==> inputs of 11-04 <==
// mult32x32
module mult32x32 (
    input logic clk,             
    input logic reset,           
    input logic start,           
    input logic [31:0] a,        
    input logic [31:0] b,        
    output logic busy,           
    output logic [63:0] product  
);
Settings: LEC_CHECK=0, CAP_MARGIN=20, CORE_MARGIN=2, CORE_UTILIZATION=71, CTS_CLUSTER_DIAMETER=190, CTS_CLUSTER_SIZE=41, HOLD_SLACK_MARGIN=-0.09, SLEW_MARGIN=20; clock period 5.98 ns.
run.sh (not shown) runs the stock make flow with config.mk's settings and CLKGATE_MAP_FILE=.
==> 05-17: changes against 11-04 <==
Settings changed: CORE_UTILIZATION 71 to 54, CTS_CLUSTER_DIAMETER 190 to unset, CTS_CLUSTER_SIZE 41 to unset, HOLD_SLACK_MARGIN -0.09 to unset.
==> flow/constraint.sdc (replaced) <==
create_clock -name core_clock -period 6.16 [get_ports {clk}]
set_input_delay 1.2320 -clock core_clock [delete_from_list [all_inputs] [get_ports {clk}]]
set_output_delay 1.2320 -clock core_clock [all_outputs]
set_load 0.01 [all_outputs]
==> 07-02: changes against 11-04 <==
Settings changed: CORE_UTILIZATION 71 to 40, CTS_CLUSTER_DIAMETER 190 to unset, CTS_CLUSTER_SIZE 41 to unset, HOLD_SLACK_MARGIN -0.09 to unset.
==> flow/constraint.sdc (replaced) <==
create_clock -name core_clock -period 11.0 [get_ports {clk}]
set_input_delay 2.2000 -clock core_clock [delete_from_list [all_inputs] [get_ports {clk}]]
set_output_delay 2.2000 -clock core_clock [all_outputs]
set_load 0.01 [all_outputs]
==> comparison table <==
item                                                                      11-04                       07-02                       05-17
Run status                                            aborted with a tool error    timing/DRC/antenna clean             failed layout checks
Stage where the flow stopped                                 detailed placement                           -                           -
Reasons for failing layout checks                                             -                           -        negative setup slack
Top class by area                                                             -                 logic gates                 logic gates
Setup Skew                                                                    -                   0.0161 ns                   0.0160 ns
Number of cells on the critical path                                          -                          35                          35
Slowest cell on the critical path                                             -       sky130_fd_sc_hd__fa_1      sky130_fd_sc_hd__or4_4
Met3 track demand over resource in global routing                             -                      0.0405                      0.0748
End of the worst register-to-register path                                    -           arith.product[55]           arith.product[60]
Setup violations, final                                                       -                           0                          56
Kind of start point of the critical path                                      -               primary input                        flop
CTS Buffer Depth                                                              -                           2                           2
Clk cell area share                                                           -                      0.0213                      0.0167
Iteration-0 DRC Markers                                                       -                         827                        1102
Combinational gate area                                                       -                  9030 sq um                 10500 sq um
Area growth syn-to-layout                                                     -                       20.7%                       59.9%
GRT Total Usage                                                               -                       0.246                       0.389
Stage delay of the slowest cell on the critical path                          -                     0.56 ns                     0.62 ns
CTS sink cnt                                                                  -                          73                          73
Cell at the root of the clock tree                                            -  sky130_fd_sc_hd__clkbuf_16  sky130_fd_sc_hd__clkbuf_16

========
==> yarrow <==
==> flow/design.v <==
module mult32x32_fsm (
    input logic clk,               
    input logic reset,             
    input logic start,             
    output logic busy,             
    output logic [1:0] a_sel,      
    output logic b_sel,            
    output logic [2:0] shift_sel,  
    output logic upd_prod,         
    output logic clr_prod          
);
	typedef enum { idle, handle1, handle2, handle3, handle4, handle5, handle6, handle7, handle8} sm_type;
	sm_type current_state;
	sm_type next_state;
	always_ff @(posedge clk, posedge reset) begin
		if (reset== 1'b1) begin
			current_state <=idle;
		end
		else begin
			current_state <= next_state;
		end
	end
	always_comb begin
		next_state= current_state;
		busy=1'b1;
		upd_prod= 1'b1;
		clr_prod= 1'b0;
		a_sel= 2'b0;
		b_sel= 1'b0;
		shift_sel= 3'b0;
		case(current_state)
			idle: begin
				if(start== 1'b0) begin
					next_state=idle;
					busy=1'b0;
					upd_prod=1'b0;
				end
				else begin
					next_state=handle1;
					busy=1'b0;
					upd_prod=1'b0;
					clr_prod=1'b1;
				end
			end
			handle1: begin
				next_state= handle2;
				a_sel=2'b0;
				b_sel=1'b0;
				shift_sel=3'b0;
			end
			handle2: begin
				next_state= handle3;
				a_sel=2'b01;
				b_sel=1'b0;
				shift_sel=3'b001;
			end
			handle3: begin
				next_state= handle4;
				a_sel=2'b10;
				b_sel=1'b0;
				shift_sel=3'b010;
			end
			handle4: begin
				next_state= handle5;
				a_sel=2'b11;
				b_sel=1'b0;
				shift_sel=3'b011;
			end
			handle5: begin
				next_state= handle6;
				a_sel=2'b0;
				b_sel=1'b1;
				shift_sel=3'b010;
			end
			handle6: begin
				next_state= handle7;
				a_sel=2'b01;
				b_sel=1'b1;
				shift_sel=3'b011;
			end
			handle7: begin
				next_state= handle8;
				a_sel=2'b10;
				b_sel=1'b1;
				shift_sel=3'b100;
			end
			handle8: begin
				next_state= idle;
				a_sel=2'b11;
				b_sel=1'b1;
				shift_sel=3'b101;
			end
		endcase
	end
endmodule
module mult32x32_arith (
    input logic clk,              
    input logic reset,            
    input logic [31:0] a,         
    input logic [31:0] b,         
    input logic [1:0] a_sel,      
    input logic b_sel,            
    input logic [2:0] shift_sel,  
    input logic upd_prod,         
    input logic clr_prod,         
    output logic [63:0] product   
);
logic [15:0] out16;
logic [7:0] out8;
always_comb begin
	case(a_sel)
		2'b00: out8 = a[7:0];
		2'b01: out8 = a[15:8];
		2'b10: out8 = a[23:16];
		2'b11: out8 = a[31:24];
	endcase
end
always_comb begin
	case(b_sel)
		1'b0: out16 = b[15:0];
		1'b1: out16 = b[31:16];
	endcase
end
logic [23:0] mult;
always_comb begin
	mult = out16 * out8;
end
logic [63:0] shifted;
always_comb begin
	shifted = 64'b0;
	case(shift_sel)
		3'b000: shifted = mult;
		3'b001: shifted = mult << 8; 
		3'b010: shifted = mult << 16;
		3'b011: shifted = mult << 24;
		3'b100: shifted = mult << 32;
		3'b101: shifted = mult << 40;
	endcase
end
always_ff @(posedge clk, posedge reset) begin
	if(reset == 1'b1) begin 
		product <= 64'b0;
	end
	else begin
		if(clr_prod == 1'b1) begin
			product <= 64'b0;
		end
		else if (upd_prod == 1'b1) begin
			product <= product + shifted;
		end
	end
end
endmodule
module mult32x32 (
    input logic clk,             
    input logic reset,           
    input logic start,           
    input logic [31:0] a,        
    input logic [31:0] b,        
    output logic busy,           
    output logic [63:0] product  
);
logic [1:0] a_sel;
logic b_sel;
logic [2:0] shift_sel;
logic upd_prod;
logic clr_prod;
mult32x32_fsm fsm(
	.clk(clk),
	.reset(reset),
	.start(start),
	.busy(busy),
	.a_sel(a_sel),
	.b_sel(b_sel),
	.shift_sel(shift_sel),
	.upd_prod(upd_prod),
	.clr_prod(clr_prod)
);
mult32x32_arith arith(
	.clk(clk),
	.reset(reset),
	.a(a),
	.b(b),
	.a_sel(a_sel),
	.b_sel(b_sel),
	.shift_sel(shift_sel),
	.upd_prod(upd_prod),
	.clr_prod(clr_prod),
	.product(product)
);
endmodule
==> flow/run.sh <==
#!/bin/bash
# the make line also repeats each setting of config.mk as NAME=value (left out here)
make -C /OpenROAD-flow-scripts/flow DESIGN_CONFIG=/design/flow/config.mk WORK_HOME=/design/flow/orfs CLKGATE_MAP_FILE= finish
==> flow/config.mk <==
export PLATFORM = sky130hd
export DESIGN_NAME = mult32x32
export DESIGN_NICKNAME = mult32x32
export VERILOG_FILES = /design/flow/design.v
export SDC_FILE = /design/flow/constraint.sdc
export NUM_CORES = 4
export LEC_CHECK = 0
export CAP_MARGIN = 20
export CORE_MARGIN = 2
export CORE_UTILIZATION = 68
export PLACE_DENSITY = 0.39
export SLEW_MARGIN = 20
export TNS_END_PERCENT = 10
==> flow/constraint.sdc <==
create_clock -name core_clock -period 11.5 [get_ports {clk}]
set_input_delay 2.3000 -clock core_clock [delete_from_list [all_inputs] [get_ports {clk}]]
set_output_delay 2.3000 -clock core_clock [all_outputs]
set_load 0.01 [all_outputs]
==> onyx (differences from yarrow) <==
--- a/flow/config.mk
+++ b/flow/config.mk
@@ -7,7 +7,5 @@
 export LEC_CHECK = 0
 export CAP_MARGIN = 20
 export CORE_MARGIN = 2
-export CORE_UTILIZATION = 68
-export PLACE_DENSITY = 0.39
+export CORE_UTILIZATION = 15
 export SLEW_MARGIN = 20
-export TNS_END_PERCENT = 10
==> flow/constraint.sdc (replaced) <==
create_clock -name core_clock -period 14.9 [get_ports {clk}]
set_input_delay 2.9800 -clock core_clock [delete_from_list [all_inputs] [get_ports {clk}]]
set_output_delay 2.9800 -clock core_clock [all_outputs]
set_load 0.01 [all_outputs]
==> lagoon (differences from yarrow) <==
--- a/flow/config.mk
+++ b/flow/config.mk
@@ -7,7 +7,5 @@
 export LEC_CHECK = 0
 export CAP_MARGIN = 20
 export CORE_MARGIN = 2
-export CORE_UTILIZATION = 68
-export PLACE_DENSITY = 0.39
+export CORE_UTILIZATION = 62
 export SLEW_MARGIN = 20
-export TNS_END_PERCENT = 10
==> results <==
onyx completed with no timing, DRC or antenna violations. yarrow finished with timing, DRC and antenna clean. lagoon passed the timing, design-rule and antenna checks. Area after synthesis is the same in yarrow and onyx. Between yarrow and lagoon, the lower die area is in yarrow (gap 8.6%, measured against lagoon). Critical path depth: yarrow > lagoon > onyx. In onyx the via count is lower than in yarrow, by about 6%. Global-route usage: onyx is lower than yarrow (29 points). Sequential share of layout area: yarrow > lagoon > onyx.
==> figures <==
                                                                         yarrow                           onyx                         lagoon
Run status                                              timing/DRC/antenna clean       timing/DRC/antenna clean       timing/DRC/antenna clean
Count of fill cells added during filler insertion                           1152                           8611                           1483
Worst setup endpoint                               arith.product[63]$_DFFE_PP0P_  arith.product[43]$_DFFE_PP0P_  arith.product[63]$_DFFE_PP0P_
Worst reg2reg path depth                                                      34                             32                             35
Vias in the first global route                                             11600                          10500                          11100
R2R Setup Slk                                                            1360 ps                        4840 ps                        1470 ps
Final Instance Count excl. Fillers                                          1823                           2618                           1834
Setup Skew                                                               13.6 ps                        14.4 ps                        12.9 ps
Req. time, crit path                                                    11770 ps                       15100 ps                       11780 ps
Clock tree cell share of total cell area                                  0.0231                         0.0191                         0.0228
Non-clock buffer count                                                       162                            147                            164
Via count of the routed design                                             11900                          11200                          11600
Cell area after layout                                               13500 sq um                    14300 sq um                    13500 sq um
